`design/flow/design.v`:
```
module ALU#(
  parameter WIDTH = 32
)(
  input [WIDTH - 1:0] a, b,
  input [2:0] m,
  output reg [WIDTH - 1:0] y,
  output reg cf, of, zf
);
  always @(*) begin
    case (m)
      3'b000: y = a + b;
      3'b001: y = a - b;
      3'b010: y = a & b;
      3'b011: y = a | b;
      3'b100: y = a ^ b;
      default: y = 0;
    endcase
  end
  always @(*) begin
    case ({m[0], a[WIDTH - 1], b[WIDTH - 1], y[WIDTH - 1]})
      4'b0111, 4'b0010, 4'b0100, 4'b1111, 4'b1001, 4'b1010: cf = 1;
      default: cf = 0;
    endcase
  end
  always @(*) begin
    case ({m[0], a[WIDTH - 1], b[WIDTH - 1], y[WIDTH - 1]})
      4'b0001, 4'b0110, 4'b1011, 4'b1100: of = 1;
      default: of = 0;
    endcase
  end
  always @(*) begin
    zf = ~(| y[0]);
  end
endmodule
module RegFile#(
  parameter WIDTH = 32
)(
  input clk, rst, we,
  input [4:0] ra0, ra1, wa,
  input [WIDTH - 1:0] wd,
  output reg [WIDTH - 1:0] rd0, rd1
);
  reg [WIDTH - 1:0] regvec[31:0];
  always @(*) begin
    rd0 = (we & (wa == ra0) & (| ra0)) ? wd : regvec[ra0];
    rd1 = (we & (wa == ra1) & (| ra1)) ? wd : regvec[ra1];
  end
  integer i;
  always @(posedge clk) begin
    if (rst) begin
      for (i = 0; i < 32; i = i + 1) begin
        regvec[i] <= 0;
      end
    end else begin
      if (we) begin
        if (wa != 0) begin
          regvec[wa] <= wd;
        end
      end
    end
  end
endmodule
module Ctl(
  input clk, rst,
  input [31:0] ins,
  output f_jmp, f_branch, f_rd, f_rw, f_m2r, f_mw, f_alus, f_aluo, f_choke
);
  wire [5:0] op;
  assign op = ins[31:26];
  wire [4:0] ra0;
  assign ra0 = ins[25:21];
  wire [4:0] ra1;
  assign ra1 = ins[20:16];
  reg [31:0] pre_ins;
  wire [5:0] pre_op;
  assign pre_op = pre_ins[31:26];
  wire [4:0] pre_wa;
  assign pre_wa = pre_ins[20:16];
  assign f_choke = (pre_op == 6'b000100) || (
    (pre_op == 6'b100011) && (| pre_wa) && (
      (
        (op != 6'b000010) && (ra0 == pre_wa)
      ) || (
        ((op == 6'b000000) || (op == 6'b000100) || (op == 6'b101011)) && (ra1 == pre_wa)
      )
    )
  );
  assign f_jmp = f_choke ? 0 : op == 6'b000010;
  always @(posedge clk) begin
    if (rst) begin
      pre_ins <= 0;
    end else begin
      pre_ins <= f_choke ? 0 : ins;
    end
  end
  reg ifid_branch, ifid_rd, ifid_rw, ifid_m2r, ifid_mw, ifid_alus, ifid_aluo;
  always @(posedge clk) begin
    if (f_choke || rst) begin
      ifid_branch <= 0;
      ifid_rw <= 0;
      ifid_m2r <= 0;
      ifid_mw <= 0;
      ifid_alus <= 0;
      ifid_aluo <= 0;
      ifid_rd <= 0;
    end else begin
      ifid_rw <= (op == 6'b000000) || (op == 6'b001000) || (op == 6'b100011);
      ifid_m2r <= op == 6'b100011;
      ifid_mw <= op == 6'b101011;
      ifid_alus <= (op == 6'b001000) || (op == 6'b100011) || (op == 6'b101011);
      ifid_aluo <= op == 6'b000100;
      ifid_branch <= op == 6'b000100;
      ifid_rd <= op == 6'b000000;
    end
  end
  assign f_rd = ifid_rd;
  assign f_branch = ifid_branch;
  reg idex_rw, idex_m2r, idex_mw, idex_alus, idex_aluo;
  always @(posedge clk) begin
    if (rst) begin
      idex_rw <= 0;
      idex_m2r <= 0;
      idex_mw <= 0;
      idex_alus <= 0;
      idex_aluo <= 0;
    end else begin
      idex_rw <= ifid_rw;
      idex_m2r <= ifid_m2r;
      idex_mw <= ifid_mw;
      idex_alus <= ifid_alus;
      idex_aluo <= ifid_aluo;
    end
  end
  assign f_alus = idex_alus;
  assign f_aluo = idex_aluo;
  reg exmem_rw, exmem_m2r, exmem_mw;
  always @(posedge clk) begin
    if (rst) begin
      exmem_rw <= 0;
      exmem_m2r <= 0;
      exmem_mw <= 0;
    end else begin
      exmem_rw <= idex_rw;
      exmem_m2r <= idex_m2r;
      exmem_mw <= idex_mw;
    end
  end
  assign f_mw = exmem_mw;
  reg memwb_rw, memwb_m2r;
  always @(posedge clk) begin
    if (rst) begin
      memwb_m2r <= 0;
      memwb_rw <= 0;
    end else begin
      memwb_m2r <= exmem_m2r;
      memwb_rw <= exmem_rw;
    end
  end
  assign f_m2r = memwb_m2r;
  assign f_rw = memwb_rw;
endmodule
module PipelineCPU(
  input clk, rst,
  output [8:0] imem_addr,
  input [31:0] imem_data,
  output [8:0] dmem_addr,
  output [31:0] dmem_wdata,
  output dmem_we,
  input [31:0] dmem_rdata
);
  wire [8:0] ins_a;
  wire [31:0] ins_spo;
  wire reg_we;
  wire [4:0] ra0, ra1, wa;
  wire [31:0] rd0, rd1, wd;
  RegFile#(.WIDTH(32)) reg_file(
    .clk(clk), .rst(rst), .we(reg_we), .ra0(ra0), .ra1(ra1), .wa(wa), .wd(wd),.rd0(rd0), .rd1(rd1));
  wire [31:0] a, b, y;
  wire [2:0] m;
  wire zf;
  ALU#(.WIDTH(32)) alu(.a(a), .b(b), .m(m), .y(y), .zf(zf));
  wire mem_we;
  wire [8:0] mem_a;
  wire [31:0] mem_d, mem_spo;
  assign imem_addr = ins_a;
  assign ins_spo = imem_data;
  assign dmem_addr = mem_a;
  assign dmem_wdata = mem_d;
  assign dmem_we = mem_we;
  assign mem_spo = dmem_rdata;
  wire [5:0] op;
  wire f_jmp, f_branch, f_rd, f_rw, f_m2r, f_mw, f_alus, f_aluo;
  wire f_choke;
  Ctl ctl(
    .clk(clk), .rst(rst), .ins(ins_spo),
    .f_jmp(f_jmp), .f_branch(f_branch), .f_rd(f_rd), .f_rw(f_rw),
    .f_m2r(f_m2r), .f_mw(f_mw), .f_alus(f_alus), .f_aluo(f_aluo),
    .f_choke(f_choke));
  reg [31:0] pc;
  assign ins_a = pc[10:0] >> 2;
  wire [31:0] npc_ser;
  assign npc_ser = pc + 4;
  wire [31:0] npc_j;
  assign npc_j = {npc_ser[31:28], ins_spo[25:0] << 2};
  assign op = ins_spo[31:26];
  reg [31:0] ifid_ins, ifid_npc_ser;
  reg ifid_valid;
  always @(posedge clk) begin
    if (rst) begin
      ifid_ins <= 0;
      ifid_valid <= 0;
    end else begin
      ifid_ins <= ins_spo;
      ifid_valid <= ~f_choke;
    end
    ifid_npc_ser <= npc_ser;
  end
  assign ra0 = ifid_ins[25:21];
  assign ra1 = ifid_ins[20:16];
  wire [4:0] wa_pre;
  assign wa_pre = f_rd ? ifid_ins[15:11] : ifid_ins[20:16];
  wire [31:0] imm;
  assign imm = {{16{ifid_ins[15]}}, ifid_ins[15:0]};
  wire w_ex2wb;
  assign w_ex2wb = ifid_valid && (((ifid_ins[31:26] == 6'b000000) && (| ifid_ins[15:11]))
    || ((ifid_ins[31:26] == 6'b001000) && (| ifid_ins[20:16])));
  wire w_mem2wb;
  assign w_mem2wb = ifid_valid && (ifid_ins[31:26] == 6'b100011) && (| ifid_ins[20:16]);
  reg [31:0] idex_rd0, idex_rd1, idex_imm, idex_npc_ser;
  reg [31:0] exmem_y;
  reg [4:0] idex_wa, exmem_wa;
  reg idex_w_ex2wb, exmem_w_ex2wb;
  reg idex_w_mem2wb, exmem_w_mem2wb;
  wire [31:0] rd0_bypass, rd1_bypass;
  assign rd0_bypass = (| ra0) ? (
    idex_w_ex2wb && (ra0 == idex_wa) ? y : (
      exmem_w_mem2wb && (ra0 == exmem_wa) ? mem_spo : (
        exmem_w_ex2wb && (ra0 == exmem_wa) ? exmem_y : rd0
      )
    )
  ) : 0;
  assign rd1_bypass = (| ra1) ? (
    idex_w_ex2wb && (ra1 == idex_wa) ? y : (
      exmem_w_mem2wb && (ra1 == exmem_wa) ? mem_spo : (
        exmem_w_ex2wb && (ra1 == exmem_wa) ? exmem_y : rd1
      )
    )
  ) : 0;
  wire [31:0] npc_beq;
  assign npc_beq = ifid_npc_ser + (imm << 2);
  wire beq_zf;
  assign beq_zf = rd0_bypass == rd1_bypass;
  wire [31:0] npc;
  assign npc = rst ? 0 : (
    f_jmp ? npc_j : (
      f_branch & beq_zf ? npc_beq : (
        f_choke ? pc : npc_ser
      )
    )
  );
  always @(posedge clk) begin
    idex_rd0 <= rd0_bypass;
    idex_rd1 <= rd1_bypass;
    idex_imm <= imm;
    idex_npc_ser <= ifid_npc_ser;
    idex_wa <= wa_pre;
    if (rst) begin
      idex_w_ex2wb <= 0;
      idex_w_mem2wb <= 0;
    end else begin
      idex_w_ex2wb <= w_ex2wb;
      idex_w_mem2wb <= w_mem2wb;
    end
  end
  assign a = idex_rd0;
  assign b = f_alus ? idex_imm : idex_rd1;
  assign m = f_aluo;
  always @(posedge clk) begin
    pc <= npc;
  end
  reg [31:0] exmem_mem_d;
  always @(posedge clk) begin
    exmem_y <= y;
    exmem_mem_d <= idex_rd1;
    exmem_wa <= idex_wa;
    if (rst) begin
      exmem_w_ex2wb <= 0;
      exmem_w_mem2wb <= 0;
    end else begin
      exmem_w_ex2wb <= idex_w_ex2wb;
      exmem_w_mem2wb <= idex_w_mem2wb;
    end
  end
  assign mem_a = exmem_y[10:0] >> 2;
  assign mem_d = exmem_mem_d;
  assign mem_we = f_mw;
  reg [31:0] memwb_mem_spo, memwb_y;
  reg [4:0] memwb_wa;
  always @(posedge clk) begin
    memwb_mem_spo <= mem_spo;
    memwb_y <= exmem_y;
    memwb_wa <= exmem_wa;
  end
  assign wa = memwb_wa;
  assign wd = f_m2r ? memwb_mem_spo : memwb_y;
  assign reg_we = f_rw;
endmodule
```
`design/flow/run.sh`:
```
#!/bin/bash
# the make line also repeats each setting of config.mk as NAME=value (left out here)
make -C /OpenROAD-flow-scripts/flow DESIGN_CONFIG=/design/flow/config.mk WORK_HOME=/design/flow/orfs CLKGATE_MAP_FILE= finish
```
`design/flow/config.mk`:
```
export PLATFORM = sky130hd
export DESIGN_NAME = PipelineCPU
export DESIGN_NICKNAME = PipelineCPU
export VERILOG_FILES = /design/flow/design.v
export SDC_FILE = /design/flow/constraint.sdc
export NUM_CORES = 4
export LEC_CHECK = 0
export CAP_MARGIN = 20
export CELL_PAD_IN_SITES_DETAIL_PLACEMENT = 1
export CORE_MARGIN = 2
export CORE_UTILIZATION = 40
export CTS_CLUSTER_SIZE = 59
export SLEW_MARGIN = 20
```
`design/flow/constraint.sdc`:
```
create_clock -name core_clock -period 6.5 [get_ports {clk}]
set_input_delay 1.3000 -clock core_clock [delete_from_list [all_inputs] [get_ports {clk}]]
set_output_delay 1.3000 -clock core_clock [all_outputs]
set_load 0.01 [all_outputs]
```
==> changes_impl.md, run 1 <==
## Implementation

* Max-cap viol count at 0
* Ys async rst share at 0%
* Crit path capture type: flip-flop
* Comb pwr share at 21.3%
* Cell area leaders: edfxtp_1 (46%), mux4_2 (13%), dfxtp_1 (9.1%)
* FA/HA/MAJ Cells, Area Fraction at 0.821%
* Final HPWL DP at 191 mm
* Final min period at 6.31 ns
* Mux frac, synth at 18.9%
* Via count at 52,886
* Clock share of power at 35.3%
* Area grow syn2layout at 14.9%
* Global Route met2 Usage at 49.4%
* Filler cells at 17,054
* Routed WL at 289 mm
* Final hold violations at 0
* Sw frac at 32.4%
* Hold path depth at 0
* Max Fclk at 0.159 GHz
* Global-route met3 utilization at 9.27%
* Worst-path clk slew at 0.06 ns
* CP arrival at 7.03 ns
* Worst hold start: ifid_ins[9]$_SDFF_PP0_
* Yosys xor share at 1.77%
* Core ar. at 167,000 um2
* DR pass1 iterations at 6
* Critical-path cell list: buf_4, xor2_1, a211o_1, or2_0, nand2_2, buf_4, nor3_1, o22ai_1, xor2_1, a2111oi_4, nand4_1, nor4_4, nand3_2, nor4b_4, buf_4, buf_12, mux2_2, a211oi_2
* Vias in the first global route at 52,838
* Most used cell, CP: buf_4
* Final Setup Violations at 0
* Top comb family, area: multiplexers
* Worst clock skew at 0.0329 ns
* Buf/Inv on CP at 4
* Mapped Avg Cell Area at 12.5 um2
* Design area at 77,400 um2
* Gr usage total at 32.7%
* Post-synth EDFFs at 1,024
* Final Max Slew Viols at 0
* Area fraction in compound gates at 8.02%
* Die height at 414 um
* Area leader, netlist: edfxtp_1
* Hold slack at 0.331 ns
* Status: complete, no violations
* Period Utilization, post-route at 97.0%
* # hold bufs at CTS at 0
* Levels on crit path at 18
* DIE AREA at 172,000 um2
* FF-to-FF End: pc[10]$_SDFFE_PP0P_
* Latency at later pin at 0.80 ns
* Largest type area fraction at 45.6%
* Post-Syn Instances at 5,390
* FF-to-FF Start: ifid_ins[16]$_SDFF_PP0_
* DP Area at 72,200 um2
* CTS tree: built
* Clk pwr at 0.00836 W
* P_sw at 0.00768 W
* Seq group at 0.0103 W
* Top post-synthesis cells by count: nor2_1 (1,162), edfxtp_1 (1,024), mux4_2 (402)
* H-tree level count at 4
* LEAKAGE at 27.7 nW
* Internal power at 0.0160 W
* Yosys stat cell total at 5,390
* Seq share, synth at 54.7%
* TritonCTS Buffers at 147
* Delay-heaviest family, CP: simple AND/OR/NAND/NOR gates
* Peak VDD IR at 0.238 mV
* I/O pins at 117
* ANT nets after route at 0
* Slowest stage cell, crit path: dfxtp_4
* Worst Tran Pin Value at 1.31 ns
* Initial Utilization at 40.3%
* Met1 usage at 41.7%
* CP Max Fanout at 22
* Netlist Area Pre-Place at 67,400 um2
* Hold Path End: idex_imm[9]$_DFF_P_
* Iteration-0 DRC Markers at 8,485
* CP endpoint: pc[10]$_SDFFE_PP0P_
* Crit path launch type: flip-flop
* Simple-gate portion of the synthesized area at 11.9%
* Logic power comb at 0.00504 W
* Setup Crit Path Kind: reg -> reg
* Worst-case reg-to-reg path depth at 18
* Busiest grt layer: met2
* RePlAce Congestion at 1.01
* Longest Clk Path Bufs at 3
* # DRC at 0
* CTS Sinks at 1,329
* Post-synth cell types at 97
* R2R Setup Slk at 0.19 ns
* Port bufs at 116
* Initial antenna violation count at 16
* Remaining Overflow, GRT at 0
* Root buf cell: clkbuf_16
* Worst path max stage delay at 0.78 ns
* Count of tool warnings at 27
* PwrDens at 306 nW/um2
* Post-synth top flop: edfxtp_1
* Std cell rows at 150
* Yosys synthesis chip area at 67,400 um2
* Top power group: registers
* Seq pwr share at 43.5%
* WL/cell at 36.9 um
* Worst slew margin at 10.1%
* Setup crit start: ifid_ins[16]$_SDFF_PP0_
* Final #Nets at 5,624
* Die Wd at 414 um
* Most common cell in the netlist: nor2_1
* First-pass GRT wire length at 401 mm
* Via density at 6.74
* Worst hold path type: reg -> reg
* Worst Path Required at 7.22 ns
* Largest net degree at the start of global routing at 91
* Warnings, synthesis at 4
* Synth Register Bits at 1,329
==> routing by layer <==
metal  share of wire (%)  wire [um]
met4                 7.4      21400
met1                  36     104000
met3                  13      36600
met5               0.032         93
met2                  44     127000
==> stage by stage <==
step                util, %  setup TNS, ns  cells  total power, W  setup WS, ns
global route           46.3         -0.117   7841          0.0242       -0.0669
finish                 46.3              0   7845          0.0237         0.192
detailed placement     43.2          -1.22   7550          0.0152        -0.253
CTS                    46.0              0   7820          0.0234        0.0284
floorplan                 -              0   5421          0.0129        0.0244
global placement       43.2              0   7550          0.0151       0.00452
==> cell type report <==
cell class / count / area, um2 / area share [%]
sequential: 1329 / 36900 / 47.7
multi-input combinational: 3545 / 28900 / 37.3
clock buffer: 194 / 3990 / 5.15
timing repair buffer: 437 / 3940 / 5.09
tap: 2204 / 2760 / 3.56
clock inverter: 75 / 689 / 0.891
inverter: 55 / 206 / 0.267
antenna: 6 / 15.0 / 0.0194
==> what timing repair did <==
action / in CTS / in global routing
setup buffers: 1 / 16
setup endpoints to repair: 9 / 9
gates resized: 9 / 56
pin swaps: 6 / 23
gates cloned: 0 / 2
==> run 2, diff against run 1 <==
ABC_AREA = 0   (was not set)
CELL_PAD_IN_SITES_DETAIL_PLACEMENT = not set   (was 1)
CORE_ASPECT_RATIO = 0.93   (was not set)
CORE_UTILIZATION = 70   (was 40)
CTS_CLUSTER_DIAMETER = 315   (was not set)
CTS_CLUSTER_SIZE = 14   (was 59)
GPL_TIMING_DRIVEN = 1   (was not set)
MAX_ROUTING_LAYER = met5   (was not set)
PLACE_DENSITY_LB_ADDON = 0.0   (was not set)
SETUP_SLACK_MARGIN = 0.92   (was not set)
SLEW_MARGIN = 30   (was 20)
TNS_END_PERCENT = 5   (was not set)
clock period = 5.21 ns   (was 6.5 ns; I/O delays follow)
==> run 2 against run 1 <==
Compared with the run above: now fails the layout checks on negative setup slack; via count rose by 6.9%; global-route usage rose by 22 points; design area barely moved; clock power fell by 11%; die area fell by 43%; flip-flop count did not move; worst setup slack got worse by 0.93 ns; critical path type unchanged; largest power group unchanged.
==> changes_impl.md, run 2 <==
## Implementation

* Yosys xor share at 1.77% (unchanged)
* Post-Syn Instances at 5,390 (unchanged)
* Logic power comb at 0.00684 W (+36%)
* Filler cells at 5,237 (-69%)
* Delay-heaviest family, CP: AND-OR/OR-AND gates
* Clock share of power at 27.6% (-7.7 points)
* Comb pwr share at 25.3% (+4.0 points)
* Gr usage total at 54.9% (+22 points)
* Largest type area fraction at 45.6% (unchanged)
* Worst-case reg-to-reg path depth at 30 (+12)
* Post-synth top flop: edfxtp_1
* Hold Path End: idex_imm[9]$_DFF_P_
* Final HPWL DP at 174 mm (-8.9%)
* Area grow syn2layout at 14.8% (about the same)
* Synth Register Bits at 1,329 (unchanged)
* RePlAce Congestion at 1.05 (+3.3%)
* LEAKAGE at 28.4 nW (+2.6%)
* CP Max Fanout at 23 (+4.5%)
* Via density at 7.98 (+18%)
* CP arrival at 6.63 ns (-0.40 ns)
* Setup Crit Path Kind: reg -> reg
* Non-Filler Instances at 7,086 (-9.7%)
* H-tree level count at 3 (-1)
* Sw frac at 32.7% (+0.31 points)
* Largest net degree at the start of global routing at 60 (-34%)
* Initial antenna violation count at 19 (+3)
* Std cell rows at 109 (-27%)
* R2R Setup Slk at -0.74 ns (-0.93 ns)
* Mapped Avg Cell Area at 12.5 um2 (unchanged)
* Yosys synthesis chip area at 67,400 um2 (unchanged)
* Ys async rst share at 0% (unchanged)
* Area fraction in compound gates at 8.02% (unchanged)
* Post-synth cell types at 97 (unchanged)
* Layout check failures: negative setup slack
* Remaining Overflow, GRT at 0 (unchanged)
* Setup crit start: ctl.idex_alus$_SDFF_PP0_
* Port bufs at 116 (unchanged)
* Peak VDD IR at 0.493 mV (+110%)
* PwrDens at 350 nW/um2 (+14%)
* Seq group at 0.0127 W (+23%)
* Crit path launch type: flip-flop
* Worst Tran Pin Value at 1.13 ns (-0.188 ns)
* Worst-path clk slew at 0.07 ns (about the same)
* Worst slew margin at 24.5% (+14 points)
* CTS Sinks at 1,329 (unchanged)
* Mux frac, synth at 18.9% (unchanged)
* Top post-synthesis cells by count: nor2_1 (1,162), edfxtp_1 (1,024), mux4_2 (402)
* Final Max Slew Viols at 0 (unchanged)
* Status: finished with violations
* FF-to-FF Start: ctl.idex_alus$_SDFF_PP0_
* Period Utilization, post-route at 114% (+17 points)
* Final min period at 5.95 ns (-0.356 ns)
* Routed WL at 273 mm (-5.4%)
* Hold path depth at 0 (unchanged)
* Top comb family, area: multiplexers
* Total negative setup slack at -6.28 ns (-6.28 ns)
* CTS tree: built
* Die Wd at 326 um (-21%)
* TritonCTS Buffers at 104 (-29%)
* DR pass1 iterations at 9 (+3)
* Worst hold path type: reg -> reg
* Root buf cell: clkbuf_16
* FA/HA/MAJ Cells, Area Fraction at 0.821% (unchanged)
* # DRC at 0 (unchanged)
* Seq pwr share at 47.1% (+3.6 points)
* Initial Utilization at 70.8% (+30 points)
* Max Fclk at 0.168 GHz (+6.0%)
* Placed insts at 6,903 (-8.6%)
* Worst path max stage delay at 0.37 ns (-0.41 ns)
* Count of tool warnings at 30 (+11%)
* Worst clock skew at 0.0392 ns (+0.00623 ns)
* Core ar. at 95,200 um2 (-43%)
* Crit path capture type: flip-flop
* FF-to-FF End: pc[10]$_SDFFE_PP0P_
* Most used cell, CP: buf_4
* Post-synth EDFFs at 1,024 (unchanged)
* Latency at later pin at 0.77 ns (-0.03 ns)
* Setup WS pre-CTS at -0.872 ns (-0.619 ns)
* ANT nets after route at 0 (unchanged)
* Final Setup Violations at 9 (+9)
* RSZ-0062 raised after global routing: yes
* Iteration-0 DRC Markers at 12,324 (+45%)
* Top power group: registers
* P_sw at 0.00885 W (+15%)
* Vias in the first global route at 54,238 (+2.6%)
* WL/cell at 38.6 um (+4.7%)
* Netlist Area Pre-Place at 67,400 um2 (unchanged)
* Buf/Inv on CP at 8 (+4)
* Cell area leaders: edfxtp_1 (46%), mux4_2 (13%), dfxtp_1 (9.1%)
* CP endpoint: pc[10]$_SDFFE_PP0P_
* Worst hold start: ifid_ins[9]$_SDFF_PP0_
* Most common cell in the netlist: nor2_1
* Simple-gate portion of the synthesized area at 11.9% (unchanged)
* Die height at 303 um (-27%)
* Area leader, netlist: edfxtp_1
* Longest Clk Path Bufs at 3 (unchanged)
* Worst setup margin at -0.742 ns (-0.934 ns)
* Final #Nets at 5,872 (+4.4%)
* Yosys stat cell total at 5,390 (unchanged)
* Final hold violations at 0 (unchanged)
* DIE AREA at 98,800 um2 (-43%)
* Max-cap viol count at 0 (unchanged)
* Worst Path Required at 5.88 ns (-1.34 ns)
* Seq share, synth at 54.7% (unchanged)
* I/O pins at 117 (unchanged)
* Internal power at 0.0182 W (+14%)
* Levels on crit path at 30 (+12)
* Slowest stage cell, crit path: dfxtp_4
* Warnings, synthesis at 4 (unchanged)
* # hold bufs at CTS at 0 (unchanged)
* Clk pwr at 0.00747 W (-11%)
* First-pass GRT wire length at 379 mm (-5.4%)
* Via count at 56,540 (+6.9%)
run 2: metrics by stage:
stage          hold WS [ns]  total power (W)  area [um2]  utilization [%]
6_report              0.328           0.0270       77300             81.2
5_1_grt               0.349           0.0274       77300             81.2
4_1_cts               0.328           0.0264       76800             80.7
3_5_place_dp          0.312           0.0191       73600             77.3
3_3_place_gp          0.314           0.0190       73600             77.3
2_1_floorplan         0.310           0.0161       67600                -
run 2: per-layer routing:
metal / vias up / GRT usage (%) / share of wire, %
li1: 20928 / - / -
met1: 26555 / 67.0 / 30
met2: 7021 / 73.7 / 39
met3: 2010 / 29.0 / 20
met4: 26 / 41.5 / 10
met5: - / 1.70 / 0.15
run 2: final cells by class:
| cell class | instances | area [um2] | share of cell area (%) |
|---|---|---|---|
| diodes | 12 | 30.0 | 0.0388 |
| clock buffers | 134 | 2720 | 3.51 |
| clock inverters | 7 | 133 | 0.172 |
| inverters | 55 | 206 | 0.267 |
| multi-input cells | 3545 | 29200 | 37.7 |
| flip-flops and latches | 1329 | 36900 | 47.7 |
| well taps | 1276 | 1600 | 2.06 |
| repair buffers | 728 | 6590 | 8.52 |
run 2: timing repair:
item / 4_1_cts / 5_1_grt
gates resized: 36 / 74
cloned: 1 / 0
pin swaps: 34 / 54
buffers inserted: 17 / 11
setup endpoints to repair: 32 / 43
==> run 3, diff against run 2 <==
CELL_PAD_IN_SITES_GLOBAL_PLACEMENT = 3   (was not set)
CORE_MARGIN = 3   (was 2)
CORE_UTILIZATION = 64   (was 70)
CTS_CLUSTER_SIZE = not set   (was 14)
HOLD_SLACK_MARGIN = -0.1   (was not set)
MIN_ROUTING_LAYER = met2   (was not set)
PLACE_DENSITY_LB_ADDON = not set   (was 0.0)
TNS_END_PERCENT = not set   (was 5)
clock period = 8.31 ns   (was 5.21 ns; I/O delays follow)
==> run 3 against run 2 <==
Compared with the run above: area after synthesis stayed put; synthesized cell count stayed put; the flow now stops in global placement without I/O; die area is 11% higher.
==> changes_impl.md, run 3 <==
### Physical design

* Mapped Avg Cell Area at 12.5 um2 (unchanged)
* Die height at 319 um (+5.2%)
* Ys async rst share at 0% (unchanged)
* Area fraction in compound gates at 8.02% (unchanged)
* Synth Register Bits at 1,329 (unchanged)
* Core ar. at 104,000 um2 (+9.4%)
* Cell area leaders: edfxtp_1 (46%), mux4_2 (13%), dfxtp_1 (9.1%)
* Stop stage: global placement without I/O
* Mux frac, synth at 18.9% (unchanged)
* Error: [ERROR GPL-0301] Utilization 117.782 % exceeds 100%.
* Status: did not finish
* DIE AREA at 109,000 um2 (+11%)
* FA/HA/MAJ Cells, Area Fraction at 0.821% (unchanged)
* Post-synth EDFFs at 1,024 (unchanged)
* Post-synth top flop: edfxtp_1
* Most common cell in the netlist: nor2_1
* Netlist Area Pre-Place at 67,400 um2 (unchanged)
* Initial Utilization at 64.7% (-6.1 points)
* Seq share, synth at 54.7% (unchanged)
* Warnings, synthesis at 4 (unchanged)
* Top post-synthesis cells by count: nor2_1 (1,162), edfxtp_1 (1,024), mux4_2 (402)
* Yosys synthesis chip area at 67,400 um2 (unchanged)
* Yosys xor share at 1.77% (unchanged)
* Post-synth cell types at 97 (unchanged)
* Top comb family, area: multiplexers
* Area leader, netlist: edfxtp_1
* Simple-gate portion of the synthesized area at 11.9% (unchanged)
* Largest type area fraction at 45.6% (unchanged)
* Die Wd at 342 um (+5.1%)
* Post-Syn Instances at 5,390 (unchanged)
* Yosys stat cell total at 5,390 (unchanged)
* Std cell rows at 114 (+4.6%)
==> run 4, diff against run 3 <==
ABC_AREA = not set   (was 0)
CELL_PAD_IN_SITES_GLOBAL_PLACEMENT = not set   (was 3)
CORE_ASPECT_RATIO = not set   (was 0.93)
CORE_MARGIN = 2   (was 3)
CORE_UTILIZATION = 53   (was 64)
CTS_CLUSTER_DIAMETER = not set   (was 315)
GPL_TIMING_DRIVEN = not set   (was 1)
HOLD_SLACK_MARGIN = not set   (was -0.1)
MAX_ROUTING_LAYER = not set   (was met5)
MIN_ROUTING_LAYER = not set   (was met2)
SETUP_SLACK_MARGIN = 0.4   (was 0.92)
SLEW_MARGIN = 20   (was 30)
clock period = 6.02 ns   (was 8.31 ns; I/O delays follow)
==> run 4 against run 3 <==
Compared with the run above: now fails the layout checks on negative setup slack; die area is 19% higher; synthesized cell count stayed put; area after synthesis stayed put.
==> changes_impl.md, run 4 <==
## Implementation

* Comb area at 28,800 um2
* Top post-synthesis cells by count: nor2_1 (1,162), edfxtp_1 (1,024), mux4_2 (402)
* Post-synth cell types at 97 (unchanged)
* Max-cap viol count at 0
* Gr usage total at 42.4%
* DIE AREA at 130,000 um2 (+19%)
* Status: finished with violations
* Count of tool warnings at 30
* Warnings, synthesis at 4 (unchanged)
* CP arrival at 6.86 ns
* Levels on crit path at 31
* # DRC at 0
* Remaining Overflow, GRT at 0
* Worst hold path type: reg -> reg
* Delay-heaviest family, CP: simple AND/OR/NAND/NOR gates
* Final hold violations at 0
* DR pass1 iterations at 7
* Final min period at 6.19 ns
* Crit path launch type: flip-flop
* Register area at 36,900 um2
* Latency at later pin at 0.79 ns
* Mux frac, synth at 18.9% (unchanged)
* Slowest stage cell, crit path: dfxtp_4
* Final HPWL DP at 182 mm
* Final Max Slew Viols at 0
* Hold path depth at 0
* Initial Utilization at 53.5% (-11 points)
* Post-synth EDFFs at 1,024 (unchanged)
* Worst Path Required at 6.69 ns
* Seq pwr share at 42.9%
* Post-Syn Instances at 5,390 (unchanged)
* Crit path capture type: flip-flop
* Yosys stat cell total at 5,390 (unchanged)
* Final Setup Violations at 9
* Seq share, synth at 54.7% (unchanged)
* FF-to-FF End: pc[6]$_SDFFE_PP0P_
* Simple-gate portion of the synthesized area at 11.9% (unchanged)
* Final core utilization at 61.4%
* Ys async rst share at 0% (unchanged)
* RePlAce Congestion at 1.01
* Yosys xor share at 1.77% (unchanged)
* Setup crit start: ctl.idex_alus$_SDFF_PP0_
* Area grow syn2layout at 14.8%
* Cell area leaders: edfxtp_1 (46%), mux4_2 (13%), dfxtp_1 (9.1%)
* Worst hold start: ifid_ins[10]$_SDFF_PP0_
* Max Fclk at 0.162 GHz
* Worst-case reg-to-reg path depth at 31
* Filler cells at 9,935
* Clk pwr at 0.00935 W
* Period Utilization, post-route at 103%
* Worst Tran Pin Value at 1.37 ns
* Die Wd at 361 um (+5.3%)
* Seq group at 0.0111 W
* Worst clock skew at 0.0263 ns
* Yosys synthesis chip area at 67,400 um2 (unchanged)
* FA/HA/MAJ Cells, Area Fraction at 0.821% (unchanged)
* Root buf cell: clkbuf_16
* Mapped Avg Cell Area at 12.5 um2 (unchanged)
* LEAKAGE at 28.0 nW
* Largest type area fraction at 45.6% (unchanged)
* Placed insts at 7,042
* FF-to-FF Start: ctl.idex_alus$_SDFF_PP0_
* Comb pwr share at 20.8%
* I/O pins at 117
* Top comb family, area: multiplexers
* Die height at 361 um (+13%)
* Synth Register Bits at 1,329 (unchanged)
* Area leader, netlist: edfxtp_1
* Iteration-0 DRC Markers at 8,843
* Hold Path End: idex_imm[10]$_DFF_P_
* Worst path max stage delay at 0.38 ns
* Largest net degree at the start of global routing at 66
* Via density at 7.07
* Buf/Inv on CP at 3
* Post-synth top flop: edfxtp_1
* R2R Setup Slk at -0.17 ns
* CP endpoint: pc[6]$_SDFFE_PP0P_
* PwrDens at 334 nW/um2
* Port bufs at 116
* Layout check failures: negative setup slack
* Setup Crit Path Kind: reg -> reg
* Via count at 51,859
* ANT nets after route at 0
* P_sw at 0.00809 W
* Peak VDD IR at 0.274 mV
* Core ar. at 126,000 um2 (+21%)
* Worst setup margin at -0.170 ns
* Non-Filler Instances at 7,336
* Worst slew margin at 8.50%
* CTS tree: built
* Netlist Area Pre-Place at 67,400 um2 (unchanged)
* CP Max Fanout at 8
* # hold bufs at CTS at 0
* CTS Sinks at 1,329
* Routed WL at 278 mm
* Std cell rows at 130 (+14%)
* Final #Nets at 5,666
* Initial antenna violation count at 15
* Logic power comb at 0.00537 W
* Sw frac at 31.3%
* TritonCTS Buffers at 146
* WL/cell at 37.9 um
* Area fraction in compound gates at 8.02% (unchanged)
* RSZ-0062 raised after global routing: yes
* Most common cell in the netlist: nor2_1
* First-pass GRT wire length at 384 mm
* H-tree level count at 4
* Clock share of power at 36.2%
* Vias in the first global route at 49,553
* Top power group: registers
* Internal power at 0.0177 W
* Longest Clk Path Bufs at 3
* Worst-path clk slew at 0.06 ns
-- run 4: timing repair --
item / in CTS / in global routing
setup endpoints to repair: 9 / 9
pin swaps: 1 / 18
hold endpoints to repair: 0 / 0
setup buffers: 3 / 13
gates resized: 8 / 21
gates cloned: 0 / 1
-- run 4: final cells by class --
type                       count  share of cell area (%)
antenna                        7                  0.0226
clock buffer                 197                    5.29
clock inverter                73                    1.09
inverter                      55                   0.267
multi-input combinational   3545                    37.3
sequential                  1329                    47.7
tap                         1650                    2.67
timing repair buffer         480                    5.70
-- run 4: routing by layer --
layer  up-vias  GRT usage (%)  routed length (um)
met3       888           12.8               38700
met1     26141           56.7              100000
met5         -              0                 215
li1      20617              -                   -
met2      4199           60.9              119000
met4        14           25.9               19800
-- run 4: stage by stage --
stage,power [W],worst slack [ns],hold WS [ns],area (um2),setup TNS [ns]
finish,0.0258,-0.170,0.325,77400,-1.19
global placement,0.0164,-0.0685,0.312,72100,-0.170
global route,0.0264,-0.451,0.338,77300,-3.78
CTS,0.0256,-0.00297,0.323,77100,-0.00297
detailed placement,0.0164,-0.132,0.312,72100,-0.507
floorplan,0.0139,0.0234,0.310,67600,0
Power is estimated from default activity; no workload was simulated.
